==> flow/design.v <==
module i16_mul(
    input signed [15:0] A,
    input signed [15:0] B,
    output signed [31:0] P
);
assign P = A * B;
endmodule
module i18_mul(
    input signed [17:0] A,
    input signed [15:0] B_coef,
    output signed [33:0] P
);
assign P = A * B_coef;
endmodule
module i36_acc(
    input signed [33:0] A,
    input signed [31:0] B,
    input signed [35:0] _Z,
    output signed [35:0] S
);
wire signed [35:0] A_ext = {{2{A[33]}}, A};
wire signed [35:0] B_ext = {{4{B[31]}}, B};
assign S = A_ext + B_ext + _Z;
endmodule
module i36_delay(
    input CLK,
    input RST,
    input signed [35:0] STORE,
    output reg signed [35:0] READ
);
always @ (posedge CLK, negedge RST) begin
    if (!RST) begin
        READ <= 0;
    end else begin
        READ <= STORE;
    end
end
endmodule
module i36_trunc(
    input signed [35:0] A,
    output reg signed [15:0] B_sat,
    output reg signed [17:0] B
);
wire signed [35:0] shifted_inter = (A >>> 14);
wire signed [21:0] shifted = shifted_inter[21:0];
always @(*) begin
    B = $signed(shifted[17:0]);
    if (shifted > 22'sd32767) B_sat = 16'sd32767;
    else if (shifted < -22'sd32768) B_sat = -16'sd32768;
    else B_sat = $signed(shifted[15:0]);
end
endmodule
module i16_biquad(
    input CLK, RST,
    input unsigned [15:0] A,
    output signed [15:0] B,
    input signed [15:0] b_0,
    input signed [15:0] b_1,
    input signed [15:0] b_2,
    input signed [15:0] a_1,
    input signed [15:0] a_2
);
wire signed [17:0] feedback;
wire signed [31:0] P_b0;
wire signed [31:0] P_b1;
wire signed [31:0] P_b2;
wire signed [33:0] P_a1;
wire signed [33:0] P_a2;
wire signed [35:0] S_0;
wire signed [35:0] S_1;
wire signed [35:0] S_2;
wire signed [35:0] Z_0;
wire signed [35:0] Z_1;
i16_mul mul_b0(
    .A(A),
    .B(b_0),
    .P(P_b0)
);
i16_mul mul_b1(
    .A(A),
    .B(b_1),
    .P(P_b1)
);
i16_mul mul_b2(
    .A(A),
    .B(b_2),
    .P(P_b2)
);
i18_mul mul_a1(
    .A(feedback),
    .B_coef(a_1),
    .P(P_a1)
);
i18_mul mul_a2(
    .A(feedback),
    .B_coef(a_2),
    .P(P_a2)
);
i36_acc ACC_0(
    .A(P_a2),
    .B(P_b2),
    ._Z(36'sd0),
    .S(S_0)
);
i36_acc ACC_1(
    .A(P_a1),
    .B(P_b1),
    ._Z(Z_0),
    .S(S_1)
);
i36_acc ACC_2(
    .A(34'sd0),
    .B(P_b0),
    ._Z(Z_1),
    .S(S_2)
);
i36_delay DELAY_0(
    .CLK(CLK),
    .RST(RST),
    .STORE(S_0),
    .READ(Z_0)
);
i36_delay DELAY_1(
    .CLK(CLK),
    .RST(RST),
    .STORE(S_1),
    .READ(Z_1)
);
i36_trunc OUT(
    .A(S_2),
    .B(feedback),
    .B_sat(B)
);
endmodule
==> flow/run.sh <==
#!/bin/bash
# the make line also repeats each setting of config.mk as NAME=value (left out here)
make -C /OpenROAD-flow-scripts/flow DESIGN_CONFIG=/design/flow/config.mk WORK_HOME=/design/flow/orfs CLKGATE_MAP_FILE= finish
==> flow/config.mk <==
export PLATFORM = sky130hd
export DESIGN_NAME = i16_biquad
export DESIGN_NICKNAME = i16_biquad
export VERILOG_FILES = /design/flow/design.v
export SDC_FILE = /design/flow/constraint.sdc
export NUM_CORES = 4
export LEC_CHECK = 0
export ABC_AREA = 1
export CAP_MARGIN = 20
export CORE_ASPECT_RATIO = 0.94
export CORE_MARGIN = 2
export CORE_UTILIZATION = 72
export CTS_CLUSTER_DIAMETER = 255
export GPL_ROUTABILITY_DRIVEN = 1
export GPL_TIMING_DRIVEN = 1
export HOLD_SLACK_MARGIN = -0.08
export PLACE_DENSITY_LB_ADDON = 0.2
export SETUP_SLACK_MARGIN = -0.21
export SLEW_MARGIN = 20
export TNS_END_PERCENT = 80
==> flow/constraint.sdc <==
create_clock -name core_clock -period 12.2 [get_ports {CLK}]
set_input_delay 2.4400 -clock core_clock [delete_from_list [all_inputs] [get_ports {CLK}]]
set_output_delay 2.4400 -clock core_clock [all_outputs]
set_load 0.01 [all_outputs]
==> metrics.cfg, run 1 <==
[global_route]
grt_pass1_vias=54900
overflow=0
antenna_found_initial=10
grt_pass1_wl_um=307000
grt_use_total_pct=49.9
grt_max_degree=47

[timing]
max_freq_mhz=72.2
fin_skew_ns=0.0287
post-route-min-period_ns=13.85
finalClockPeriodUsage_pct=114
timing.final.ws_setup_ns=-1.65
worst_pin_slew_ns=1.36
setup_violations=57
rsz0062_at_grt=true
finalHoldViolations=0
slew_viol_final=0
relSlewSlack_pct=8.99

[clock_tree]
cts_tree=done
cts_sinks=71
clkTransAtPathRegs_ns=0.07
cts_hold_buf=0
cts_max_level=3
cts_made_buffers=9
cts_buffer_depth=2
root_buffer=clkbuf_16
worstSkewPairLatency_ns=0.42

[yosys]
area_leaders=fa_1, inv_1, ha_1, nand2_1, dfrtp_1
synth_warnings=2
ys_ff=71
ys_sh_xor_pct=1.61
netlist.area_leader.share_pct=55.7
ys_sh_aoi_pct=2.02
yosysChipArea_um2=58500
async_reset_ff_share_pct=100
floorplan.nets=8971
synthAdderAreaFrac_pct=64.3
yosysTopAreaCell=fa_1
yosysCellCount=6842
seq_area_frac_synth_pct=3.04
edf_count=0
simple_gate_area_share_pct=12.4
common_cells=inv_1, fa_1, nand2_1, nor2_1, ha_1
logic_family=adder cells
syn-cell-area_um2=58500
yosys.cell_types.count=48
synth_area_per_cell_um2=8.55
ys.flop_type=dfrtp_1
top_cell=inv_1
mux_share_pct=0
synthCells=6842

[setup_path]
crit_path_end=DELAY_1.READ[34]$_DFF_PN0_
r2r-start=DELAY_1.READ[15]$_DFF_PN0_
slowest_delay_ns=0.74
startpoint_type=input pin
cp_max_fo=8
crit_start=A[15]
path_class=input pin to flop
worst-path-stages=49
ff2ff_setup_slack_ns=1.18
r2r_cells=42
path_common_cell=fa_1
crit_required_ns=12.49
crit_family=adder cells
r2r-end=DELAY_1.READ[34]$_DFF_PN0_
arrival_ns=14.14
cp_slowest_cell=fa_2
cp_num_buf_inv=16
worstSetupEndpointType=flop

[detailed_routing]
post_drt_via_cell_ratio=5.82
ant_nets=0
dr.pass1.iters=7
num_vias=49700
drt_iter0_drc=5140
wl_per_cell_um=24.0
drc=0
wl_um=205000

[finish]
stdcell_area_um2=70500
fill_cells=4039
fin_cells=8542
fin_nets=9574
area_delta_synth_final_pct=20.5

[placed_design]
io_buffer_count=113
dp_slack_ns=-2.37
hpwlAfterDp_um=161000
post_dp_cell_area_um2=66000
place_congestion=1.02
place_inst=8371

[die]
die_y_um=280
fp_util_pct=72.6
io-pin-count=114
fp.dieW_um=298
chipArea_um2=83600
core_area_um2=80600
rows=101

[flow_run]
maxCapViolCount=0
log.warning_count=36

[outcome]
status=failed layout checks
failed_checks=negative setup slack

[worst_hold_path]
holdPathStages=2
hold_path_class=flop to flop
hold_end=DELAY_1.READ[0]$_DFF_PN0_
hp-start=DELAY_0.READ[0]$_DFF_PN0_

-- per-stage QoR --
step	hold slack, ns	TNS [ns]	utilization (%)
6_report	0.633	-74.57	87.5
5_1_grt	0.655	-89.25	87.5
4_1_cts	0.630	-63.35	85.4
3_5_place_dp	0.618	-122.10	81.8
3_3_place_gp	0.592	-115.70	81.8
2_1_floorplan	0.566	-34.29	-
-- what timing repair did --
| item | CTS | global route |
|---|---|---|
| setup endpoints to repair | 59 | 59 |
| gates cloned | 5 | 2 |
| pin swaps | 267 | 239 |
| buffers inserted | 106 | 47 |
| hold endpoints to repair | 0 | 0 |
| resized | 509 | 332 |
-- final cells by class --
class                   instances  area [um2]  share of cell area [%]
clock buffers                  11         253                   0.358
inverters                    2309        8740                    12.4
well taps                    1081        1350                    1.92
clock inverters                 4        76.3                   0.108
repair buffers                855        7880                    11.2
diodes                         12        30.0                  0.0426
flip-flops and latches         71        1780                    2.52
multi-input cells            4199       50400                    71.5
-- routing by layer --
layer | global-route usage, % | share of wire (%) | vias up
li1 | - | - | 20000
met1 | 59.8 | 32 | 24600
met2 | 76.8 | 44 | 3851
met3 | 16.6 | 14 | 1292
met4 | 35.2 | 9.9 | 6
met5 | 0 | 0.055 | -
==> run 2, diff against run 1 <==
Settings changed: ABC_AREA 1 to default, CELL_PAD_IN_SITES_GLOBAL_PLACEMENT from default to 2, CORE_ASPECT_RATIO 0.94 to default, CORE_MARGIN 2 to 8, CORE_UTILIZATION 72 to 40, CTS_CLUSTER_DIAMETER 255 to default, GPL_ROUTABILITY_DRIVEN 1 to 0, GPL_TIMING_DRIVEN 1 to default, HOLD_SLACK_MARGIN -0.08 to default, PLACE_DENSITY_LB_ADDON 0.2 to 0.28, SETUP_SLACK_MARGIN -0.21 to 0.71, TNS_END_PERCENT 80 to default.
Clock period 12.2 ns to 11.0 ns, I/O delays scaled along.
==> metrics.cfg, run 2 <==
[outcome]
status=failed layout checks
failed_checks=negative setup slack

[timing]
relSlewSlack_pct=30.4
worst_pin_slew_ns=1.04
finalClockPeriodUsage_pct=129
setup_violations=77
whs_ns=0.677
fin_skew_ns=0.00845
finalHoldViolations=0
max_freq_mhz=70.3
post-route-min-period_ns=14.22
slew_viol_final=0
timing.final.ws_setup_ns=-3.22
rsz0062_at_grt=true

[global_route]
grt_pass1_vias=46500
use_met3_pct=2.94
grt_use_total_pct=21.8
antenna_found_initial=10
grt_pass1_wl_um=265000
met1_usage_pct=29.4
overflow=0
use_met2_pct=37.2
grt.busiest_layer=met2
grt_max_degree=61

[detailed_routing]
wl_um=161000
post_drt_via_cell_ratio=4.69
dr.pass1.iters=5
drt_iter0_drc=1683
drc=0
ant_nets=0
wl_per_cell_um=18.9
num_vias=40000

[die]
fp.dieW_um=395
chipArea_um2=156000
io-pin-count=114
die_y_um=395
rows=139
core_area_um2=143000
fp_util_pct=40.1

[worst_hold_path]
hold_path_class=flop to flop
hp-start=DELAY_0.READ[0]$_DFF_PN0_
hold_end=DELAY_1.READ[0]$_DFF_PN0_
holdPathStages=2

[yosys]
logic_family=adder cells
syn-cell-area_um2=57500
yosysTopAreaCell=fa_1
yosys.cell_types.count=74
ys_ff=71
synthCells=6004
area_leaders=fa_1, inv_1, ha_1, and2_1, nand2_1
seq_area_frac_synth_pct=3.09
edf_count=0
floorplan.nets=8133
netlist.area_leader.share_pct=56.8
synth_warnings=2
mux_share_pct=0
ys.flop_type=dfrtp_1
synth_area_per_cell_um2=9.57
ys_sh_aoi_pct=3.10
simple_gate_area_share_pct=13.0
async_reset_ff_share_pct=100
yosysCellCount=6004
common_cells=inv_1, fa_1, nand2_1, and2_1, ha_1
top_cell=inv_1
synthAdderAreaFrac_pct=65.5
ys_sh_xor_pct=1.88
yosysChipArea_um2=57500

[setup_path]
cp_max_fo=9
crit_family=adder cells
worst-path-stages=48
path_common_cell=fa_1
worstSetupEndpointType=flop
startpoint_type=input pin
cp_num_buf_inv=16
crit_start=b_0[10]
r2r_cells=46
crit_path_end=DELAY_0.READ[32]$_DFF_PN0_
path_class=input pin to flop
cp_slowest_cell=fa_1
slowest_delay_ns=0.60
ff2ff_setup_slack_ns=-0.80
arrival_ns=14.53
r2r-start=DELAY_1.READ[15]$_DFF_PN0_
r2r-end=DELAY_1.READ[32]$_DFF_PN0_
crit_required_ns=11.31

[clock_tree]
cts_made_buffers=9
cts_max_level=3
cts_sinks=71
root_buffer=clkbuf_16
clkTransAtPathRegs_ns=0.06
worstSkewPairLatency_ns=0.43
cts_hold_buf=0
cts_tree=done
cts_buffer_depth=2

[finish]
fill_cells=13700
logic_area_um2=50600
area_delta_synth_final_pct=21.2
flop_area_um2=1780
fin_nets=8746

[flow_run]
log.warning_count=33
maxCapViolCount=0

[placed_design]
io_buffer_count=113
hpwlAfterDp_um=138000

==> run 2: final cells by class <==
cell class / instances / area share [%]
clock buffers: 10 / 0.329
flip-flops and latches: 71 / 2.55
diodes: 6 / 0.0216
well taps: 1903 / 3.42
clock inverters: 4 / 0.104
repair buffers: 825 / 10.9
inverters: 1832 / 9.89
multi-input cells: 3878 / 72.8
==> run 2: stage by stage <==
stage	util [%]	std cells	setup slack, ns	instance area (um2)	setup TNS (ns)
2_1_floorplan	-	6004	-2.77	58700	-116.37
3_3_place_gp	45.9	8367	-4.62	65700	-220.15
3_5_place_dp	45.9	8367	-4.63	65700	-223.09
4_1_cts	47.8	8483	-3.18	68400	-146.13
5_1_grt	48.6	8529	-3.59	69600	-174.20
6_report	48.6	8529	-3.22	69600	-149.55
==> run 2: per-layer routing <==
| layer | vias to the layer above | part of all wire [%] |
|---|---|---|
| met5 | - | 0 |
| met3 | 139 | 3.9 |
| met1 | 21100 | 43 |
| li1 | 18000 | - |
| met2 | 684 | 50 |
| met4 | 0 | 2.7 |
==> run 2: what timing repair did <==
item | CTS | global route
setup buffers | 94 | 39
cloned | 8 | 1
endpoints found under the hold margin | 0 | 0
endpoints found under the setup margin | 82 | 81
pin swaps | 201 | 158
gates resized | 426 | 217
==> run 3, diff against run 2 <==
Settings changed: CELL_PAD_IN_SITES_GLOBAL_PLACEMENT 2 to default, CORE_MARGIN 8 to 2, GPL_ROUTABILITY_DRIVEN 0 to default, PLACE_DENSITY_LB_ADDON 0.28 to default, SETUP_SLACK_MARGIN 0.71 to 2.36.
Clock period 11.0 ns to 15.8 ns, I/O delays scaled along.
==> metrics.cfg, run 3 <==
[timing]
relSlewSlack_pct=26.4
max_freq_mhz=65.9
slew_viol_final=0
finalClockPeriodUsage_pct=96.1
worst_pin_slew_ns=1.10
rsz0062_at_grt=true
post-route-min-period_ns=15.18
fin_skew_ns=0.0153
timing.final.ws_setup_ns=0.621
setup_violations=0
finalHoldViolations=0

[yosys]
top_cell=inv_1
seq_area_frac_synth_pct=3.09
yosysTopAreaCell=fa_1
ys_sh_xor_pct=1.88
yosysCellCount=6004
common_cells=inv_1, fa_1, nand2_1, and2_1, ha_1
ys.flop_type=dfrtp_1
synthCells=6004
ys_sh_aoi_pct=3.10
logic_family=adder cells
floorplan.nets=8133
edf_count=0
synth_area_per_cell_um2=9.57
async_reset_ff_share_pct=100
synth_warnings=2
yosysChipArea_um2=57500
yosys.cell_types.count=74
ys_ff=71
synthAdderAreaFrac_pct=65.5
simple_gate_area_share_pct=13.0
syn-cell-area_um2=57500
mux_share_pct=0
area_leaders=fa_1, inv_1, ha_1, and2_1, nand2_1
netlist.area_leader.share_pct=56.8

[clock_tree]
root_buffer=clkbuf_16
worstSkewPairLatency_ns=0.41
cts_tree=done
cts_sinks=71
cts_buffer_depth=2
clkTransAtPathRegs_ns=0.07
cts_made_buffers=9
cts_max_level=3

[setup_path]
r2r-end=DELAY_1.READ[34]$_DFF_PN0_
path_common_cell=fa_1
path_class=input pin to flop
crit_start=b_0[1]
crit_path_end=DELAY_1.READ[34]$_DFF_PN0_
ff2ff_setup_slack_ns=3.98
startpoint_type=input pin
cp_num_buf_inv=21
slowest_delay_ns=0.63
cp_slowest_cell=fa_2
r2r-start=DELAY_1.READ[8]$_DFF_PN0_
crit_family=adder cells
worstSetupEndpointType=flop
r2r_cells=47
worst-path-stages=55
arrival_ns=15.45
crit_required_ns=16.07
cp_max_fo=5

[flow_run]
log.warning_count=33
maxCapViolCount=0

[finish]
fin_nets=8507
stdcell_area_um2=67200
area_delta_synth_final_pct=17.0
fill_cells=13500

[global_route]
grt_max_degree=61
grt_pass1_wl_um=250000
grt_pass1_vias=45700
overflow=0
antenna_found_initial=5
grt_use_total_pct=22.0

[die]
rows=139
chipArea_um2=147000
fp.dieW_um=383
io-pin-count=114
die_y_um=383
fp_util_pct=40.1
core_area_um2=143000

[worst_hold_path]
holdPathStages=2
hp-start=DELAY_0.READ[0]$_DFF_PN0_
hold_path_class=flop to flop
hold_end=DELAY_1.READ[0]$_DFF_PN0_

[placed_design]
dp_slack_ns=-0.594
hpwlAfterDp_um=128000
post_dp_cell_area_um2=63400
place_congestion=0.891
io_buffer_count=113

[detailed_routing]
drt_iter0_drc=2149
wl_per_cell_um=18.4
num_vias=40000
topRoutingLayerUsed=met5
wl_met1_um=63600
dr.pass1.iters=6
wl_um=152000
met2WireLength_um=76100
drc=0
wl_met3_um=8110
ant_nets=0
post_drt_via_cell_ratio=4.83

[outcome]
status=complete, no violations

[run 3: layer usage]
layer | GRT usage (%) | up-vias
li1 | - | 17600
met1 | 29.5 | 21300
met2 | 37.5 | 984
met3 | 3.29 | 172
met4 | 5.55 | 2
met5 | 0 | -
[run 3: what timing repair did]
item / in CTS / in global routing
endpoints found under the setup margin: 73 / 73
hold buffers: 0 / 0
setup buffers: 80 / 77
gates cloned: 4 / 6
pin swaps: 214 / 255
resized: 245 / 324
[run 3: cell type report]
type,count,area (um2),area share (%)
Multi-Input combinational cell,3878,50300,74.8
Inverter,1832,6890,10.3
Timing Repair Buffer,586,5570,8.28
Tap cell,1903,2380,3.54
Sequential cell,71,1780,2.64
Clock buffer,10,239,0.355
Clock inverter,6,43.8,0.0651
Antenna cell,5,12.5,0.0186
[run 3: per-stage QoR]
step	setup TNS, ns	hold WS [ns]	utilization (%)	cells
2_1_floorplan	0	0.566	-	6004
3_3_place_gp	-2.50	0.688	44.3	8103
3_5_place_dp	-4.20	0.691	44.3	8103
4_1_cts	0	0.707	45.6	8203
5_1_grt	0	0.699	47.0	8289
6_report	0	0.688	47.0	8291
==> run 4, diff against run 3 <==
Settings changed: CORE_UTILIZATION 40 to 39, SETUP_SLACK_MARGIN 2.36 to default.
Clock period 15.8 ns to 19.8 ns, I/O delays scaled along.
==> metrics.cfg, run 4 <==
[timing]
post-route-min-period_ns=18.41
setup_violations=0
fin_skew_ns=0.0154
finalClockPeriodUsage_pct=93.0
worst_pin_slew_ns=1.14
relSlewSlack_pct=23.5
max_freq_mhz=54.3
finalHoldViolations=0
setup_tns_ns=0
slew_viol_final=0
rsz0062_at_grt=false
timing.final.ws_setup_ns=1.39

[yosys]
edf_count=0
simple_gate_area_share_pct=13.0
yosysCellCount=6004
yosysTopAreaCell=fa_1
yosys.cell_types.count=74
syn-cell-area_um2=57500
seq_area_frac_synth_pct=3.09
mux_share_pct=0
synth_warnings=2
netlist.area_leader.share_pct=56.8
ys_ff=71
synthCells=6004
area_leaders=fa_1, inv_1, ha_1, and2_1, nand2_1
synthAdderAreaFrac_pct=65.5
floorplan.nets=8133
yosysChipArea_um2=57500
ys_sh_aoi_pct=3.10
logic_family=adder cells
synth_area_per_cell_um2=9.57
ys.flop_type=dfrtp_1
async_reset_ff_share_pct=100
ys_sh_xor_pct=1.88
top_cell=inv_1
common_cells=inv_1, fa_1, nand2_1, and2_1, ha_1

[clock_tree]
cts_tree=done
cts_made_buffers=9
post_cts_buffers=0
cts_max_level=3
cts-resized-gates=0
cts_sinks=71
cts_buffer_depth=2
root_buffer=clkbuf_16
cts_hold_buf=0
clkTransAtPathRegs_ns=0.07
worstSkewPairLatency_ns=0.41

[placed_design]
io_buffer_count=113
place_congestion=0.883
dp_slack_ns=1.11
hpwlAfterDp_um=128000

[setup_path]
slowest_delay_ns=0.93
crit_required_ns=20.06
cp_max_fo=17
worst-path-stages=46
ff2ff_setup_slack_ns=6.35
cp_slowest_cell=clkdlybuf4s50_1
r2r_cells=42
startpoint_type=input pin
r2r-end=DELAY_1.READ[35]$_DFF_PN0_
crit_start=b_0[1]
r2r-start=DELAY_1.READ[8]$_DFF_PN0_
cp_num_buf_inv=10
path_class=input pin to flop
crit_path_end=DELAY_1.READ[35]$_DFF_PN0_
arrival_ns=18.68
worstSetupEndpointType=flop
crit_family=adder cells
path_common_cell=fa_1

[flow_run]
log.warning_count=30
maxCapViolCount=0

[finish]
fill_cells=14400
area_delta_synth_final_pct=6.41
fin_nets=8099

[detailed_routing]
dr.pass1.iters=6
post_drt_via_cell_ratio=4.83
wl_per_cell_um=18.8
ant_nets=0
wl_um=148000
drc=0
drt_iter0_drc=2056
num_vias=38100

[die]
rows=140
chipArea_um2=150000
core_area_um2=146000
fp.dieW_um=388
fp_util_pct=39.4
io-pin-count=114
die_y_um=388

[global_route]
grt_max_degree=65
antenna_found_initial=12
grt_use_total_pct=21.2
overflow=0
grt_pass1_wl_um=247000
grt_pass1_vias=44200

[worst_hold_path]
hold_path_class=flop to flop
holdPathStages=2
hold_end=DELAY_1.READ[0]$_DFF_PN0_
hp-start=DELAY_0.READ[0]$_DFF_PN0_

[outcome]
status=complete, no violations

run 4: area by class of cell:
| class | count | area (um2) | area share (%) |
|---|---|---|---|
| Multi-Input combinational cell | 3878 | 48200 | 78.8 |
| Inverter | 1832 | 6880 | 11.2 |
| Tap cell | 1917 | 2400 | 3.92 |
| Sequential cell | 71 | 1780 | 2.91 |
| Timing Repair Buffer | 178 | 1550 | 2.54 |
| Clock buffer | 10 | 239 | 0.391 |
| Clock inverter | 6 | 92.6 | 0.151 |
| Antenna cell | 5 | 12.5 | 0.0205 |
run 4: per-layer routing:
metal / routed length (um) / GRT usage [%] / vias up / part of all wire [%]
li1: - / - / 16800 / -
met5: 40 / 0 / - / 0.027
met1: 61100 / 27.7 / 20200 / 41
met2: 73300 / 36.0 / 971 / 49
met4: 4890 / 6.15 / 6 / 3.3
met3: 8910 / 3.75 / 196 / 6.0
run 4: per-stage QoR:
step	cells	hold slack, ns	utilization [%]	instance area, um2
after floorplan	6004	0.566	-	57500
after global placement	7875	0.582	41.7	60800
after detailed placement	7876	0.601	41.7	60800
after CTS	7892	0.618	41.9	61100
after global routing	7895	0.645	41.9	61100
final	7897	0.612	41.9	61100
==> run 5, diff against run 4 <==
Settings changed: CAP_MARGIN 20 to 0, CORE_UTILIZATION 39 to 70, CTS_CLUSTER_DIAMETER from default to 27, CTS_CLUSTER_SIZE from default to 37.
Clock period 19.8 ns to 16.0 ns, I/O delays scaled along.
==> metrics.cfg, run 5 <==
[outcome]
status=complete, no violations

[setup_path]
r2r_cells=48
ff2ff_setup_slack_ns=4.02
path_class=input pin to flop
r2r-end=DELAY_0.READ[28]$_DFF_PN0_
slowest_delay_ns=0.73
worst-path-stages=50
cp_slowest_cell=clkdlybuf4s50_1
worstSetupEndpointType=flop
arrival_ns=16.10
crit_family=adder cells
crit_path_end=DELAY_0.READ[28]$_DFF_PN0_
cp_num_buf_inv=18
r2r-start=DELAY_1.READ[15]$_DFF_PN0_
cp_max_fo=9
crit_required_ns=16.33
startpoint_type=input pin
path_common_cell=fa_1
crit_start=b_0[12]

[timing]
post-route-min-period_ns=15.76
relSlewSlack_pct=23.3
whs_ns=0.659
slew_viol_final=0
fin_skew_ns=0.0217
setup_tns_ns=0
worst_pin_slew_ns=1.15
setup_violations=0
finalHoldViolations=0
finalClockPeriodUsage_pct=98.5
max_freq_mhz=63.4

[global_route]
grt_pass1_vias=46500
overflow=0
antenna_found_initial=5
met1_usage_pct=49.5
grt_max_degree=65
grt_use_total_pct=38.7
use_met2_pct=65.5
grt.busiest_layer=met2
use_met3_pct=5.93
grt_pass1_wl_um=248000

[die]
fp_util_pct=70.3
fp.dieW_um=290
io-pin-count=114
chipArea_um2=84400
rows=105
core_area_um2=81700
die_y_um=290

[placed_design]
hpwlAfterDp_um=126000
place_inst=7297
place_congestion=0.936
io_buffer_count=113

[detailed_routing]
num_vias=40800
dr.pass1.iters=5
wl_per_cell_um=20.6
post_drt_via_cell_ratio=5.54
ant_nets=0
drt_iter0_drc=2689
drc=0
wl_um=152000

[clock_tree]
cts_made_buffers=9
cts_tree=done
cts_buffer_depth=2
cts_hold_buf=0
cts_max_level=3
root_buffer=clkbuf_16
clkTransAtPathRegs_ns=0.07
worstSkewPairLatency_ns=0.41
cts_sinks=71

[yosys]
ys_sh_aoi_pct=3.10
mux_share_pct=0
common_cells=inv_1, fa_1, nand2_1, and2_1, ha_1
netlist.area_leader.share_pct=56.8
synthAdderAreaFrac_pct=65.5
yosysTopAreaCell=fa_1
ys_ff=71
synth_area_per_cell_um2=9.57
edf_count=0
yosysChipArea_um2=57500
simple_gate_area_share_pct=13.0
logic_family=adder cells
yosys.cell_types.count=74
async_reset_ff_share_pct=100
area_leaders=fa_1, inv_1, ha_1, and2_1, nand2_1
ys.flop_type=dfrtp_1
synth_warnings=2
ys_sh_xor_pct=1.88
top_cell=inv_1
syn-cell-area_um2=57500
yosysCellCount=6004
floorplan.nets=8133
seq_area_frac_synth_pct=3.09
synthCells=6004

[worst_hold_path]
hold_path_class=flop to flop
hp-start=DELAY_0.READ[0]$_DFF_PN0_
hold_end=DELAY_1.READ[0]$_DFF_PN0_
holdPathStages=2

[finish]
fin_cells=7354
fill_cells=5830
fin_nets=8404
area_delta_synth_final_pct=10.5
fin_util_pct=77.7

[flow_run]
log.warning_count=32
maxCapViolCount=0

-- run 5: metal layers --
layer | wire length [um] | up-vias
met5 | 11 | -
met3 | 10800 | 470
met1 | 56500 | 21300
met2 | 75500 | 1621
li1 | - | 17400
met4 | 8990 | 2
-- run 5: area by class of cell --
type	instances	area (um2)	share of cell area, %
Tap cell	1070	1340	2.11
Clock inverter	6	93.8	0.148
Multi-Input combinational cell	3878	48700	76.8
Inverter	1832	6880	10.8
Sequential cell	71	1780	2.80
Timing Repair Buffer	483	4400	6.93
Antenna cell	4	10.0	0.0158
Clock buffer	10	229	0.361
-- run 5: timing repair --
| item | in CTS | in global routing |
|---|---|---|
| endpoints found under the setup margin | 3 | 28 |
| pin swaps | 1 | 110 |
| gates resized | 2 | 152 |
| cloned | 0 | 2 |
| setup buffers | 0 | 37 |
-- run 5: through the flow --
step | setup WS [ns] | cell area [um2]
2_1_floorplan | 0.0406 | 57500
3_3_place_gp | -0.239 | 62000
3_5_place_dp | -0.420 | 62000
4_1_cts | 0.00544 | 62300
5_1_grt | -0.103 | 63500
6_report | 0.236 | 63500
==> run 6, diff against run 5 <==
Settings changed: CAP_MARGIN 0 to 35, CORE_ASPECT_RATIO from default to 0.71, CORE_UTILIZATION 70 to 72, CTS_CLUSTER_DIAMETER 27 to default, CTS_CLUSTER_SIZE 37 to 71, GPL_ROUTABILITY_DRIVEN from default to 1, GPL_TIMING_DRIVEN from default to 1, HOLD_SLACK_MARGIN from default to 0.26, PLACE_DENSITY_LB_ADDON from default to 0.01, SETUP_SLACK_MARGIN from default to 2.64, TNS_END_PERCENT from default to 80.
Clock period 16.0 ns to 10.2 ns, I/O delays scaled along.
==> metrics.cfg, run 6 <==
[outcome]
status=failed layout checks
failed_checks=negative setup slack

[detailed_routing]
post_drt_via_cell_ratio=5.63
ant_nets=0
drc=0
wl_per_cell_um=21.4
num_vias=43800
drt_iter0_drc=3491
dr.pass1.iters=8
wl_um=167000

[finish]
fin_cells=7776
area_delta_synth_final_pct=21.0
fin_nets=8828
fill_cells=3967
fin_util_pct=87.7

[yosys]
ys.flop_type=dfrtp_1
syn-cell-area_um2=57500
synthCells=6004
ys_ff=71
synth_area_per_cell_um2=9.57
yosysCellCount=6004
yosysTopAreaCell=fa_1
seq_area_frac_synth_pct=3.09
common_cells=inv_1, fa_1, nand2_1, and2_1, ha_1
synth_warnings=2
ys_sh_xor_pct=1.88
synthAdderAreaFrac_pct=65.5
logic_family=adder cells
simple_gate_area_share_pct=13.0
area_leaders=fa_1, inv_1, ha_1, and2_1, nand2_1
ys_sh_aoi_pct=3.10
async_reset_ff_share_pct=100
floorplan.nets=8133
yosys.cell_types.count=74
edf_count=0
top_cell=inv_1
yosysChipArea_um2=57500
netlist.area_leader.share_pct=56.8
mux_share_pct=0

[global_route]
grt_use_total_pct=41.9
antenna_found_initial=7
grt_pass1_wl_um=264000
grt_max_degree=39
grt_pass1_vias=49200
overflow=0

[flow_run]
log.warning_count=33
maxCapViolCount=0

[setup_path]
worstSetupEndpointType=flop
crit_required_ns=10.49
worst-path-stages=52
arrival_ns=14.65
r2r-start=DELAY_1.READ[10]$_DFF_PN0_
r2r_cells=45
cp_num_buf_inv=19
startpoint_type=input pin
cp_max_fo=8
crit_start=b_0[8]
r2r-end=DELAY_0.READ[34]$_DFF_PN0_
cp_slowest_cell=fa_1
path_class=input pin to flop
path_common_cell=fa_1
crit_family=adder cells
ff2ff_setup_slack_ns=-1.78
slowest_delay_ns=0.57
crit_path_end=DELAY_0.READ[34]$_DFF_PN0_

[die]
fp.dieW_um=339
fp_util_pct=72.5
core_area_um2=79200
rows=87
io-pin-count=114
chipArea_um2=82100
die_y_um=242

[clock_tree]
root_buffer=clkbuf_16
worstSkewPairLatency_ns=0.40
cts_max_level=3
cts_sinks=71
clkTransAtPathRegs_ns=0.07
cts_tree=done
cts_made_buffers=9
cts_buffer_depth=2

[placed_design]
dp_slack_ns=-5.22
place_congestion=0.942
io_buffer_count=113
hpwlAfterDp_um=128000
place_inst=7573

[timing]
max_freq_mhz=69.6
post-route-min-period_ns=14.36
fin_skew_ns=0.00961
worst_pin_slew_ns=0.843
setup_violations=81
finalClockPeriodUsage_pct=141
slew_viol_final=0
finalHoldViolations=0
rsz0062_at_grt=true
timing.final.ws_setup_ns=-4.16
relSlewSlack_pct=43.6

[worst_hold_path]
holdPathStages=2
hold_path_class=flop to flop
hp-start=DELAY_0.READ[0]$_DFF_PN0_
hold_end=DELAY_1.READ[0]$_DFF_PN0_

## run 6: final cells by class
cell class	instances	area [um2]	share of cell area, %
Inverter	1832	6890	9.91
Multi-Input combinational cell	3878	50900	73.2
Timing Repair Buffer	907	8320	12.0
Sequential cell	71	1780	2.56
Clock buffer	9	225	0.324
Clock inverter	6	86.3	0.124
Antenna cell	5	12.5	0.0180
Tap cell	1068	1340	1.92
## run 6: metrics by stage
step | TNS (ns) | hold WS [ns] | instance area (um2)
6_report | -224.02 | 0.711 | 69500
5_1_grt | -242.62 | 0.725 | 69500
4_1_cts | -198.68 | 0.719 | 68400
3_5_place_dp | -279.83 | 0.704 | 65000
3_3_place_gp | -268.24 | 0.708 | 65000
2_1_floorplan | -157.06 | 0.566 | 58600
## run 6: repair_timing
| item | CTS | global route |
|---|---|---|
| hold endpoints to repair | 0 | 0 |
| resized | 542 | 216 |
| setup endpoints to repair | 87 | 86 |
| buffers inserted | 133 | 44 |
| pin swaps | 383 | 223 |
| hold buffers | 0 | 0 |
| gates cloned | 6 | 0 |
## run 6: metal layers
layer | track usage [%] | vias to the layer above | routed length, um
met4 | 14.3 | 2 | 8140
met5 | 0 | - | 12
met3 | 10.3 | 511 | 18700
li1 | - | 18200 | -
met1 | 58.9 | 22600 | 61500
met2 | 65.0 | 2481 | 78200
==> run 7, diff against run 6 <==
Settings changed: CAP_MARGIN 35 to 25, CELL_PAD_IN_SITES_GLOBAL_PLACEMENT from default to 3, CORE_ASPECT_RATIO 0.71 to 0.86, CORE_UTILIZATION 72 to 33, CTS_CLUSTER_DIAMETER from default to 261, CTS_CLUSTER_SIZE 71 to default, GPL_ROUTABILITY_DRIVEN 1 to 0, GPL_TIMING_DRIVEN 1 to default, HOLD_SLACK_MARGIN 0.26 to default, PLACE_DENSITY_LB_ADDON 0.01 to 0.16, SETUP_SLACK_MARGIN 2.64 to -1.2, SLEW_MARGIN 20 to 40, TNS_END_PERCENT 80 to default.
Clock period 10.2 ns to 17.1 ns, I/O delays scaled along.
==> metrics.cfg, run 7 <==
[outcome]
status=failed layout checks
failed_checks=negative setup slack

[setup_path]
crit_path_end=DELAY_0.READ[34]$_DFF_PN0_
r2r-start=DELAY_1.READ[15]$_DFF_PN0_
worstSetupEndpointType=flop
arrival_ns=17.87
slowest_delay_ns=0.66
crit_required_ns=17.41
cp_num_buf_inv=14
worst-path-stages=49
startpoint_type=input pin
crit_start=b_0[3]
cp_slowest_cell=fa_1
ff2ff_setup_slack_ns=3.90
crit_family=adder cells
r2r_cells=42
cp_max_fo=14
path_common_cell=fa_1
path_class=input pin to flop
r2r-end=DELAY_0.READ[34]$_DFF_PN0_

[clock_tree]
root_buffer=clkbuf_16
worstSkewPairLatency_ns=0.44
cts_max_level=3
cts-resized-gates=0
cts_made_buffers=9
cts_sinks=71
cts_buffer_depth=2
post_cts_buffers=0
clkTransAtPathRegs_ns=0.07
cts_tree=done
cts_hold_buf=0

[placed_design]
hpwlAfterDp_um=141000
post_dp_cell_area_um2=62100
io_buffer_count=113
place_inst=8356

[yosys]
ys.flop_type=dfrtp_1
logic_family=adder cells
yosysTopAreaCell=fa_1
netlist.area_leader.share_pct=56.8
yosysChipArea_um2=57500
ys_sh_xor_pct=1.88
seq_area_frac_synth_pct=3.09
edf_count=0
mux_share_pct=0
synth_area_per_cell_um2=9.57
yosys.cell_types.count=74
synthCells=6004
ys_sh_aoi_pct=3.10
synthAdderAreaFrac_pct=65.5
async_reset_ff_share_pct=100
common_cells=inv_1, fa_1, nand2_1, and2_1, ha_1
ys_ff=71
yosysCellCount=6004
synth_warnings=2
simple_gate_area_share_pct=13.0
syn-cell-area_um2=57500
area_leaders=fa_1, inv_1, ha_1, and2_1, nand2_1
top_cell=inv_1
floorplan.nets=8133

[worst_hold_path]
hp-start=DELAY_0.READ[0]$_DFF_PN0_
hold_end=DELAY_1.READ[0]$_DFF_PN0_
hold_path_class=flop to flop
holdPathStages=2

[timing]
whs_ns=0.752
setup_tns_ns=-1.47
fin_skew_ns=0.0126
relSlewSlack_pct=40.2
slew_viol_final=0
post-route-min-period_ns=17.57
timing.final.ws_setup_ns=-0.465
finalClockPeriodUsage_pct=103
max_freq_mhz=56.9
finalHoldViolations=0
worst_pin_slew_ns=0.894
setup_violations=4

[global_route]
grt_max_degree=38
grt_use_total_pct=19.9
overflow=0
grt_pass1_wl_um=265000
grt_pass1_vias=43300
antenna_found_initial=10

[die]
io-pin-count=114
chipArea_um2=177000
core_area_um2=172000
die_y_um=391
fp.dieW_um=454
fp_util_pct=33.3
rows=141

[finish]
fin_util_pct=36.2
fin_nets=8208
fill_cells=17800
stdcell_area_um2=62500
area_delta_synth_final_pct=8.71
fin_cells=8379

[flow_run]
log.warning_count=30
maxCapViolCount=0

[detailed_routing]
wl_per_cell_um=19.5
ant_nets=0
num_vias=37400
post_drt_via_cell_ratio=4.47
drt_iter0_drc=1649
topRoutingLayerUsed=met5
wl_um=163000
wl_met1_um=78200
wl_met3_um=4320
drc=0
met2WireLength_um=79000
dr.pass1.iters=5

[run 7: metal layers]
metal  vias up  global-route usage (%)
li1      17000                       -
met1     20000                    29.3
met2       441                    33.0
met3        55                    1.61
met4         2                    2.16
met5         -                       0
[run 7: metrics by stage]
step                setup slack, ns
floorplan                     0.921
global placement             -0.753
global route                  -1.06
CTS                          -0.347
detailed placement           -0.806
finish                       -0.465
[run 7: area by class of cell]
cell class / count / area [um2] / area share, %
Multi-Input combinational cell: 3878 / 48100 / 77.1
Inverter: 1832 / 6880 / 11.0
Tap cell: 2288 / 2860 / 4.58
Timing Repair Buffer: 287 / 2430 / 3.89
Sequential cell: 71 / 1780 / 2.84
Clock buffer: 9 / 225 / 0.361
Clock inverter: 7 / 120 / 0.192
Antenna cell: 7 / 17.5 / 0.0280
==> run 8, diff against run 7 <==
Settings changed: CAP_MARGIN 25 to 20, CELL_PAD_IN_SITES_GLOBAL_PLACEMENT 3 to default, CORE_ASPECT_RATIO 0.86 to 0.94, CORE_UTILIZATION 33 to 72, CTS_CLUSTER_DIAMETER 261 to 72, CTS_CLUSTER_SIZE from default to 15, GPL_ROUTABILITY_DRIVEN 0 to 1, GPL_TIMING_DRIVEN from default to 1, HOLD_SLACK_MARGIN from default to 0.26, PLACE_DENSITY_LB_ADDON 0.16 to 0.01, SETUP_SLACK_MARGIN -1.2 to 2.4, SLEW_MARGIN 40 to 20, TNS_END_PERCENT from default to 80.
Clock period 17.1 ns to 10.2 ns, I/O delays scaled along.
==> metrics.cfg, run 8 <==
[detailed_routing]
dr.pass1.iters=8
drt_iter0_drc=2889
drc=0
post_drt_via_cell_ratio=5.51
wl_per_cell_um=20.1
num_vias=42300
ant_nets=0
wl_um=154000

[global_route]
antenna_found_initial=8
grt_max_degree=38
overflow=0
grt_use_total_pct=40.0
grt_pass1_wl_um=250000
grt_pass1_vias=48100

[clock_tree]
cts_made_buffers=9
cts_hold_buf=0
cts_sinks=71
root_buffer=clkbuf_16
cts_tree=done
worstSkewPairLatency_ns=0.39
cts_max_level=3
cts_buffer_depth=2
clkTransAtPathRegs_ns=0.07

[yosys]
simple_gate_area_share_pct=13.0
ys_sh_aoi_pct=3.10
seq_area_frac_synth_pct=3.09
synth_area_per_cell_um2=9.57
synthCells=6004
ys_ff=71
top_cell=inv_1
yosysCellCount=6004
async_reset_ff_share_pct=100
logic_family=adder cells
mux_share_pct=0
netlist.area_leader.share_pct=56.8
yosysTopAreaCell=fa_1
syn-cell-area_um2=57500
ys.flop_type=dfrtp_1
floorplan.nets=8133
yosysChipArea_um2=57500
yosys.cell_types.count=74
synth_warnings=2
ys_sh_xor_pct=1.88
area_leaders=fa_1, inv_1, ha_1, and2_1, nand2_1
common_cells=inv_1, fa_1, nand2_1, and2_1, ha_1
edf_count=0
synthAdderAreaFrac_pct=65.5

[setup_path]
worstSetupEndpointType=flop
slowest_delay_ns=0.55
crit_family=adder cells
cp_slowest_cell=fa_2
cp_num_buf_inv=15
worst-path-stages=49
crit_path_end=DELAY_0.READ[32]$_DFF_PN0_
r2r-end=DELAY_0.READ[32]$_DFF_PN0_
ff2ff_setup_slack_ns=-1.75
r2r-start=DELAY_1.READ[7]$_DFF_PN0_
crit_required_ns=10.46
crit_start=b_0[3]
arrival_ns=14.46
path_class=input pin to flop
startpoint_type=input pin
r2r_cells=46
path_common_cell=fa_1
cp_max_fo=6

[placed_design]
place_congestion=0.926
io_buffer_count=113
hpwlAfterDp_um=123000
dp_slack_ns=-5.06
place_inst=7535

[worst_hold_path]
holdPathStages=2
hp-start=DELAY_0.READ[0]$_DFF_PN0_
hold_path_class=flop to flop
hold_end=DELAY_1.READ[0]$_DFF_PN0_

[timing]
setup_violations=80
finalHoldViolations=0
finalClockPeriodUsage_pct=139
worst_pin_slew_ns=0.853
relSlewSlack_pct=42.9
post-route-min-period_ns=14.20
slew_viol_final=0
timing.final.ws_setup_ns=-4.00
max_freq_mhz=70.4
fin_skew_ns=0.0139
rsz0062_at_grt=true

[die]
core_area_um2=79100
chipArea_um2=82100
die_y_um=278
fp_util_pct=72.7
fp.dieW_um=295
io-pin-count=114
rows=100

[finish]
fin_cells=7678
fill_cells=4349
area_delta_synth_final_pct=18.3
fin_nets=8725

[flow_run]
log.warning_count=33
maxCapViolCount=0

[outcome]
failed_checks=negative setup slack
status=failed layout checks

run 8: metal layers:
layer	global-route usage [%]	share of wire (%)	vias to the layer above
li1	-	-	18000
met1	53.7	36	21800
met2	63.5	48	1993
met3	7.31	9.1	479
met4	19.5	6.2	0
met5	0	0	-
run 8: repair_timing:
action	in CTS	in global routing
endpoints found under the setup margin	86	86
endpoints found under the hold margin	0	0
pin swaps	165	142
setup buffers	71	37
resized	303	241
cloned	11	2
run 8: metrics by stage:
step	hold WS, ns	utilization, %	cell area [um2]	TNS (ns)
global placement	0.690	81.8	64700	-254.12
CTS	0.701	84.3	66700	-191.05
finish	0.722	86.0	68000	-206.03
floorplan	0.566	-	58600	-157.06
detailed placement	0.695	81.8	64700	-266.93
global route	0.715	86.0	68000	-230.04
run 8: area by class of cell:
class / count / area (um2) / share of cell area [%]
multi-input combinational: 3878 / 50400 / 74.2
timing repair buffer: 804 / 7230 / 10.6
inverter: 1832 / 6890 / 10.1
sequential: 71 / 1780 / 2.61
tap: 1071 / 1340 / 1.97
clock buffer: 9 / 225 / 0.331
clock inverter: 6 / 86.3 / 0.127
antenna: 7 / 17.5 / 0.0258
==> run 9, diff against run 8 <==
Settings changed: ABC_AREA from default to 1, CAP_MARGIN 20 to 10, CELL_PAD_IN_SITES_DETAIL_PLACEMENT from default to 2, CORE_ASPECT_RATIO 0.94 to 1.79, CORE_MARGIN 2 to 7, CORE_UTILIZATION 72 to 39, CTS_CLUSTER_DIAMETER 72 to 335, CTS_CLUSTER_SIZE 15 to 88, GPL_ROUTABILITY_DRIVEN 1 to 0, HOLD_SLACK_MARGIN 0.26 to default, PLACE_DENSITY_LB_ADDON 0.01 to default, SETUP_SLACK_MARGIN 2.4 to 2.27, SLEW_MARGIN 20 to 35, TNS_END_PERCENT 80 to 40.
Clock period 10.2 ns to 10.1 ns, I/O delays scaled along.
==> metrics.cfg, run 9 <==
[die]
fp_util_pct=39.2
chipArea_um2=162000
core_area_um2=149000
rows=190
die_y_um=532
fp.dieW_um=304
io-pin-count=114

[yosys]
yosysTopAreaCell=fa_1
floorplan.nets=8971
mux_share_pct=0
netlist.area_leader.share_pct=55.7
synth_area_per_cell_um2=8.55
ys_sh_xor_pct=1.61
syn-cell-area_um2=58500
logic_family=adder cells
seq_area_frac_synth_pct=3.04
yosysCellCount=6842
ys.flop_type=dfrtp_1
synth_warnings=2
yosys.cell_types.count=48
async_reset_ff_share_pct=100
synthAdderAreaFrac_pct=64.3
yosysChipArea_um2=58500
synthCells=6842
ys_sh_aoi_pct=2.02
common_cells=inv_1, fa_1, nand2_1, nor2_1, ha_1
simple_gate_area_share_pct=12.4
top_cell=inv_1
area_leaders=fa_1, inv_1, ha_1, nand2_1, dfrtp_1
edf_count=0
ys_ff=71

[placed_design]
hpwlAfterDp_um=341000
place_inst=9327
post_dp_cell_area_um2=67900
io_buffer_count=113
dp_slack_ns=-6.51

[clock_tree]
cts_max_level=3
root_buffer=clkbuf_16
cts_buffer_depth=2
cts_sinks=71
cts_made_buffers=9

[outcome]
error_line=[ERROR GRT-0116] Global routing finished with congestion. Check the congestion regions in the DRC Viewer.
status=did not finish
stop_stage=global routing (5_1_grt)

[global_route]
overflow=841
grt_use_total_pct=68.7

==> run 9: what timing repair did <==
item / CTS
cloned: 3
setup buffers: 118
hold buffers: 0
endpoints found under the setup margin: 87
resized: 989
hold endpoints to repair: 0
pin swaps: 363
==> run 9: per-stage QoR <==
stage	hold slack, ns	utilization, %
after floorplan	0.566	-
after global placement	0.630	45.5
after detailed placement	0.824	45.5
after CTS	0.840	48.6
==> run 9: metal layers <==
| metal | track usage [%] | GRT overflow |
|---|---|---|
| met1 | 66.5 | 3 |
| met2 | 88.0 | 554 |
| met3 | 51.9 | 5 |
| met4 | 69.1 | 279 |
| met5 | 20.3 | 0 |
==> run 10, diff against run 9 <==
Settings changed: ABC_AREA 1 to default, CAP_MARGIN 10 to 0, CELL_PAD_IN_SITES_DETAIL_PLACEMENT 2 to 1, CORE_ASPECT_RATIO 1.79 to default, CORE_MARGIN 7 to 2, CORE_UTILIZATION 39 to 40, CTS_CLUSTER_DIAMETER 335 to 244, CTS_CLUSTER_SIZE 88 to 52, GPL_ROUTABILITY_DRIVEN 0 to default, GPL_TIMING_DRIVEN 1 to default, MAX_ROUTING_LAYER from default to met4, MIN_ROUTING_LAYER from default to met1, PLACE_DENSITY_LB_ADDON from default to 0.23, SETUP_SLACK_MARGIN 2.27 to 5.0, SLEW_MARGIN 35 to 20, TNS_END_PERCENT 40 to default.
Clock period 10.1 ns to 19.9 ns, I/O delays scaled along.
==> metrics.cfg, run 10 <==
[outcome]
status=complete, no violations

[timing]
worst_pin_slew_ns=1.15
fin_skew_ns=0.0187
slew_viol_final=0
relSlewSlack_pct=23.3
finalHoldViolations=0
finalClockPeriodUsage_pct=80.4
max_freq_mhz=62.5
post-route-min-period_ns=15.99
rsz0062_at_grt=true
setup_violations=0
timing.final.ws_setup_ns=3.91
whs_ns=0.703
setup_tns_ns=0

[yosys]
ys_sh_xor_pct=1.88
yosysTopAreaCell=fa_1
floorplan.nets=8133
yosysChipArea_um2=57500
common_cells=inv_1, fa_1, nand2_1, and2_1, ha_1
synthCells=6004
synth_area_per_cell_um2=9.57
syn-cell-area_um2=57500
edf_count=0
top_cell=inv_1
synthAdderAreaFrac_pct=65.5
synth_warnings=2
area_leaders=fa_1, inv_1, ha_1, and2_1, nand2_1
ys_ff=71
seq_area_frac_synth_pct=3.09
yosys.cell_types.count=74
ys.flop_type=dfrtp_1
logic_family=adder cells
ys_sh_aoi_pct=3.10
mux_share_pct=0
yosysCellCount=6004
netlist.area_leader.share_pct=56.8
simple_gate_area_share_pct=13.0
async_reset_ff_share_pct=100

[clock_tree]
cts_tree=done
clkTransAtPathRegs_ns=0.07
cts_max_level=3
cts_buffer_depth=2
cts_sinks=71
cts_made_buffers=9
root_buffer=clkbuf_16
worstSkewPairLatency_ns=0.43
cts_hold_buf=0

[die]
chipArea_um2=147000
fp.dieW_um=383
core_area_um2=143000
rows=139
fp_util_pct=40.1
die_y_um=383
io-pin-count=114

[global_route]
grt_use_total_pct=26.3
grt_max_degree=62
grt_pass1_wl_um=284000
overflow=0
grt_pass1_vias=49200
antenna_found_initial=13

[setup_path]
worstSetupEndpointType=flop
ff2ff_setup_slack_ns=7.94
crit_family=adder cells
slowest_delay_ns=0.55
cp_max_fo=7
crit_required_ns=20.19
startpoint_type=input pin
r2r-end=DELAY_1.READ[32]$_DFF_PN0_
path_common_cell=fa_1
worst-path-stages=49
cp_num_buf_inv=15
crit_path_end=DELAY_1.READ[32]$_DFF_PN0_
arrival_ns=16.28
r2r-start=DELAY_1.READ[10]$_DFF_PN0_
path_class=input pin to flop
r2r_cells=44
crit_start=A[7]
cp_slowest_cell=fa_1

[worst_hold_path]
hold_end=DELAY_1.READ[0]$_DFF_PN0_
hold_path_class=flop to flop
hp-start=DELAY_0.READ[0]$_DFF_PN0_
holdPathStages=2

[finish]
fin_nets=8332
area_delta_synth_final_pct=15.0

[placed_design]
io_buffer_count=113
hpwlAfterDp_um=137000
dp_slack_ns=1.56
place_congestion=0.859

[detailed_routing]
wl_um=178000
num_vias=40800
drt_iter0_drc=2085
drc=0
wl_per_cell_um=22.0
ant_nets=0
post_drt_via_cell_ratio=5.02
dr.pass1.iters=6

[flow_run]
maxCapViolCount=0
log.warning_count=33

-- run 10: area by class of cell --
cell class / count / area [um2]
antenna: 10 / 25.0
clock buffer: 12 / 256
clock inverter: 4 / 53.8
fill: 16100 / 77000
inverter: 1832 / 6900
multi-input combinational: 3879 / 50200
sequential: 71 / 1780
tap: 1903 / 2380
timing repair buffer: 410 / 4460
-- run 10: layer usage --
metal  global-route usage, %  vias up  routed length (um)
li1                        -    17200                   -
met1                    32.1    22200               70200
met2                    45.2     1047               92200
met3                    3.56      291                9030
met4                    8.48        0                6980
met5                       -        -                   0
-- run 10: repair_timing --
item	in CTS	in global routing
pin swaps	216	128
buffers inserted	160	66
endpoints found under the setup margin	74	64
endpoints found under the hold margin	0	0
gates cloned	14	1
gates resized	498	194
-- run 10: metrics by stage --
step	area [um2]	std cells	utilization [%]
4_1_cts	65000	8044	45.4
2_1_floorplan	58200	6004	-
3_3_place_gp	61200	7854	42.7
5_1_grt	66100	8118	46.2
3_5_place_dp	61200	7854	42.7
6_report	66100	8121	46.2
==> run 11, diff against run 10 <==
Settings changed: CAP_MARGIN 0 to 20, CELL_PAD_IN_SITES_DETAIL_PLACEMENT 1 to 2, CELL_PAD_IN_SITES_GLOBAL_PLACEMENT from default to 1, CORE_UTILIZATION 40 to 42, CTS_CLUSTER_DIAMETER 244 to default, CTS_CLUSTER_SIZE 52 to default, GPL_ROUTABILITY_DRIVEN from default to 1, MAX_ROUTING_LAYER met4 to default, MIN_ROUTING_LAYER met1 to default, PLACE_DENSITY_LB_ADDON 0.23 to 0.27, SETUP_SLACK_MARGIN 5.0 to 2.69, TNS_END_PERCENT from default to 30.
Clock period 19.9 ns to 10.7 ns, I/O delays scaled along.
==> metrics.cfg, run 11 <==
[outcome]
status=did not finish
stop_stage=global routing (5_1_grt)
error_line=[ERROR GRT-0232] Routing congestion too high. Check the congestion heatmap in the GUI.

[yosys]
ys_sh_xor_pct=1.88
async_reset_ff_share_pct=100
yosysTopAreaCell=fa_1
top_cell=inv_1
yosysCellCount=6004
synthCells=6004
simple_gate_area_share_pct=13.0
common_cells=inv_1, fa_1, nand2_1, and2_1, ha_1
netlist.area_leader.share_pct=56.8
edf_count=0
yosysChipArea_um2=57500
area_leaders=fa_1, inv_1, ha_1, and2_1, nand2_1
yosys.cell_types.count=74
synthAdderAreaFrac_pct=65.5
floorplan.nets=8133
synth_area_per_cell_um2=9.57
ys_ff=71
syn-cell-area_um2=57500
ys_sh_aoi_pct=3.10
synth_warnings=2
ys.flop_type=dfrtp_1
seq_area_frac_synth_pct=3.09
logic_family=adder cells
mux_share_pct=0

[placed_design]
hpwlAfterDp_um=221000
post_dp_cell_area_um2=65300
dp_slack_ns=-6.05
io_buffer_count=113
place_congestion=0.874

[die]
rows=135
die_y_um=374
io-pin-count=114
chipArea_um2=140000
fp.dieW_um=374
fp_util_pct=42.4
core_area_um2=136000

[clock_tree]
cts_sinks=71
cts_made_buffers=9
cts_max_level=3
cts_buffer_depth=2
root_buffer=clkbuf_16
cts_hold_buf=0

[global_route]
grt_use_total_pct=65.3
overflow=75

[run 11: repair_timing]
item                       CTS
setup buffers               97
pin swaps                  190
gates cloned                 8
setup endpoints to repair   87
resized                    460
[run 11: metal layers]
layer | GRT usage, % | overflow
met5 | 14.9 | 1
met4 | 71.3 | 41
met3 | 42.6 | 0
met2 | 87.3 | 33
met1 | 63.3 | 0
[run 11: through the flow]
stage	cells	hold slack (ns)	util [%]
2_1_floorplan	6004	0.566	-
3_3_place_gp	8245	0.690	48.1
3_5_place_dp	8245	0.732	48.1
4_1_cts	8366	0.773	50.2
==> run 12, diff against run 11 <==
Settings changed: CELL_PAD_IN_SITES_DETAIL_PLACEMENT 2 to default, CELL_PAD_IN_SITES_GLOBAL_PLACEMENT 1 to default, CORE_MARGIN 2 to 8, CORE_UTILIZATION 42 to 40, GPL_ROUTABILITY_DRIVEN 1 to 0, PLACE_DENSITY_LB_ADDON 0.27 to 0.28, SETUP_SLACK_MARGIN 2.69 to default, TNS_END_PERCENT 30 to default.
Clock period 10.7 ns to 16.0 ns, I/O delays scaled along.
==> metrics.cfg, run 12 <==
[outcome]
status=complete, no violations

[global_route]
grt_pass1_vias=45000
antenna_found_initial=12
grt_max_degree=60
overflow=0
grt_pass1_wl_um=250000
grt_use_total_pct=20.3

[detailed_routing]
num_vias=39600
wl_um=151000
ant_nets=0
wl_per_cell_um=18.2
dr.pass1.iters=6
drc=0
post_drt_via_cell_ratio=4.78
drt_iter0_drc=2053

[yosys]
yosysChipArea_um2=57500
yosysTopAreaCell=fa_1
area_leaders=fa_1, inv_1, ha_1, and2_1, nand2_1
simple_gate_area_share_pct=13.0
synthCells=6004
ys_sh_xor_pct=1.88
synth_area_per_cell_um2=9.57
seq_area_frac_synth_pct=3.09
ys_ff=71
edf_count=0
async_reset_ff_share_pct=100
yosysCellCount=6004
logic_family=adder cells
ys.flop_type=dfrtp_1
mux_share_pct=0
synth_warnings=2
netlist.area_leader.share_pct=56.8
syn-cell-area_um2=57500
ys_sh_aoi_pct=3.10
common_cells=inv_1, fa_1, nand2_1, and2_1, ha_1
floorplan.nets=8133
yosys.cell_types.count=74
top_cell=inv_1
synthAdderAreaFrac_pct=65.5

[clock_tree]
worstSkewPairLatency_ns=0.42
cts_buffer_depth=2
cts_max_level=3
clkTransAtPathRegs_ns=0.07
cts_made_buffers=9
root_buffer=clkbuf_16
cts_tree=done
cts_sinks=71

[setup_path]
crit_family=adder cells
r2r_cells=47
arrival_ns=15.96
crit_path_end=DELAY_0.READ[34]$_DFF_PN0_
r2r-start=DELAY_1.READ[8]$_DFF_PN0_
cp_slowest_cell=fa_1
cp_max_fo=6
path_common_cell=fa_1
path_class=input pin to flop
slowest_delay_ns=0.58
r2r-end=DELAY_0.READ[34]$_DFF_PN0_
worst-path-stages=51
ff2ff_setup_slack_ns=3.98
crit_start=b_0[9]
cp_num_buf_inv=16
worstSetupEndpointType=flop
startpoint_type=input pin
crit_required_ns=16.30

[die]
chipArea_um2=156000
fp_util_pct=40.1
io-pin-count=114
rows=139
core_area_um2=143000
die_y_um=395
fp.dieW_um=395

[finish]
fin_nets=8494
fill_cells=13800
area_delta_synth_final_pct=13.1

[flow_run]
maxCapViolCount=0
log.warning_count=30

[timing]
finalHoldViolations=0
max_freq_mhz=63.8
post-route-min-period_ns=15.66
setup_violations=0
finalClockPeriodUsage_pct=97.9
relSlewSlack_pct=24.5
fin_skew_ns=0.0159
slew_viol_final=0
worst_pin_slew_ns=1.13
whs_ns=0.651

[worst_hold_path]
holdPathStages=2
hold_path_class=flop to flop
hp-start=DELAY_0.READ[0]$_DFF_PN0_
hold_end=DELAY_1.READ[0]$_DFF_PN0_

[placed_design]
hpwlAfterDp_um=130000
io_buffer_count=113

-- run 12: stage by stage --
| step | setup TNS, ns | instances | cell area, um2 | setup WS (ns) | util, % |
|---|---|---|---|---|---|
| CTS | 0 | 8253 | 64400 | 0.00994 | 45.0 |
| finish | 0 | 8276 | 65000 | 0.336 | 45.4 |
| global route | -0.150 | 8275 | 65000 | -0.0622 | 45.4 |
| floorplan | 0 | 6004 | 57500 | 0.0406 | - |
| global placement | -9.93 | 8230 | 63900 | -0.970 | 44.6 |
| detailed placement | -11.50 | 8230 | 63900 | -0.942 | 44.6 |
-- run 12: repair_timing --
item / in CTS / in global routing
gates resized: 23 / 95
hold buffers: 0 / 0
setup endpoints to repair: 15 / 21
gates cloned: 1 / 2
pin swaps: 6 / 71
setup buffers: 6 / 18
-- run 12: area by class of cell --
cell class                      count  area, um2  area share (%)
Antenna cell                        3       7.51          0.0116
Clock buffer                        9        225           0.347
Clock inverter                      7        119           0.183
Inverter                         1832       6880            10.6
Multi-Input combinational cell   3878      48500            74.6
Sequential cell                    71       1780            2.74
Tap cell                         1903       2380            3.67
Timing Repair Buffer              573       5100            7.86
-- run 12: routing by layer --
layer | part of all wire [%] | GRT usage, % | wire, um
met1 | 42 | 27.1 | 63400
met2 | 50 | 35.0 | 75500
met4 | 3.1 | 5.24 | 4690
met5 | 0 | 0 | 0
met3 | 4.7 | 2.43 | 7160
==> run 13, diff against run 12 <==
Settings changed: CORE_MARGIN 8 to 2, CORE_UTILIZATION 40 to 58, GPL_ROUTABILITY_DRIVEN 0 to default, PLACE_DENSITY_LB_ADDON 0.28 to default, SETUP_SLACK_MARGIN from default to 3.06.
Clock period 16.0 ns to 11.8 ns, I/O delays scaled along.
==> metrics.cfg, run 13 <==
[worst_hold_path]
holdPathStages=2
hp-start=DELAY_0.READ[0]$_DFF_PN0_
hold_end=DELAY_1.READ[0]$_DFF_PN0_
hold_path_class=flop to flop

[detailed_routing]
post_drt_via_cell_ratio=5.18
drc=0
wl_per_cell_um=19.6
num_vias=40700
wl_um=154000
ant_nets=0
drt_iter0_drc=2135
dr.pass1.iters=6

[yosys]
yosysCellCount=6004
synth_warnings=2
yosys.cell_types.count=74
ys_ff=71
edf_count=0
ys_sh_xor_pct=1.88
seq_area_frac_synth_pct=3.09
ys_sh_aoi_pct=3.10
yosysTopAreaCell=fa_1
logic_family=adder cells
yosysChipArea_um2=57500
common_cells=inv_1, fa_1, nand2_1, and2_1, ha_1
synth_area_per_cell_um2=9.57
synthCells=6004
ys.flop_type=dfrtp_1
area_leaders=fa_1, inv_1, ha_1, and2_1, nand2_1
netlist.area_leader.share_pct=56.8
floorplan.nets=8133
syn-cell-area_um2=57500
synthAdderAreaFrac_pct=65.5
mux_share_pct=0
simple_gate_area_share_pct=13.0
top_cell=inv_1
async_reset_ff_share_pct=100

[global_route]
grt_pass1_vias=46200
grt_max_degree=72
overflow=0
antenna_found_initial=4
grt_use_total_pct=32.5
grt_pass1_wl_um=252000

[timing]
worst_pin_slew_ns=1.02
setup_violations=62
finalHoldViolations=0
setup_tns_ns=-106.48
relSlewSlack_pct=32.1
fin_skew_ns=0.0100
timing.final.ws_setup_ns=-2.73
slew_viol_final=0
post-route-min-period_ns=14.53
max_freq_mhz=68.8
rsz0062_at_grt=true
finalClockPeriodUsage_pct=123

[finish]
fin_cells=7866
fill_cells=7873
stdcell_area_um2=68300
area_delta_synth_final_pct=18.9
fin_nets=8700

[clock_tree]
clkTransAtPathRegs_ns=0.06
cts_made_buffers=9
cts_buffer_depth=2
root_buffer=clkbuf_16
worstSkewPairLatency_ns=0.40
cts_tree=done
cts_sinks=71
cts_max_level=3

[placed_design]
hpwlAfterDp_um=130000
io_buffer_count=113
place_inst=7708
post_dp_cell_area_um2=64700
dp_slack_ns=-3.92
place_congestion=0.896

[die]
core_area_um2=98300
die_y_um=319
rows=115
fp.dieW_um=319
fp_util_pct=58.5
io-pin-count=114
chipArea_um2=102000

[setup_path]
r2r-end=DELAY_0.READ[34]$_DFF_PN0_
crit_path_end=DELAY_0.READ[34]$_DFF_PN0_
ff2ff_setup_slack_ns=-0.23
r2r-start=DELAY_1.READ[8]$_DFF_PN0_
cp_num_buf_inv=18
worst-path-stages=51
arrival_ns=14.84
worstSetupEndpointType=flop
slowest_delay_ns=0.61
crit_family=adder cells
startpoint_type=input pin
crit_required_ns=12.11
r2r_cells=44
crit_start=b_0[2]
path_class=input pin to flop
cp_max_fo=6
path_common_cell=fa_1
cp_slowest_cell=fa_2

[flow_run]
log.warning_count=35
maxCapViolCount=0

[outcome]
failed_checks=negative setup slack
status=failed layout checks

-- run 13: metrics by stage --
stage | hold slack, ns | utilization (%)
2_1_floorplan | 0.566 | -
3_3_place_gp | 0.707 | 65.8
3_5_place_dp | 0.714 | 65.8
4_1_cts | 0.733 | 68.0
5_1_grt | 0.749 | 69.5
6_report | 0.721 | 69.5
-- run 13: routing by layer --
layer | wire length, um | share of wire (%) | track usage [%] | up-vias
met4 | 5100 | 3.3 | 8.65 | 0
met5 | 0 | 0 | 0 | -
met1 | 61900 | 40 | 43.6 | 21600
li1 | - | - | - | 18000
met3 | 7890 | 5.1 | 3.71 | 195
met2 | 79000 | 51 | 56.4 | 994
-- run 13: layout make-up --
type	instances	area (um2)	area share [%]
flip-flops and latches	71	1780	2.60
inverters	1832	6880	10.1
clock inverters	6	85.1	0.125
repair buffers	779	7090	10.4
well taps	1287	1610	2.36
diodes	3	7.51	0.0110
multi-input cells	3878	50600	74.1
clock buffers	10	229	0.335
-- run 13: timing repair --
action,CTS,global route
hold endpoints to repair,0,0
endpoints found under the setup margin,85,85
pin swaps,205,266
gates cloned,6,2
buffers inserted,68,63
hold buffers,0,0
resized,314,324
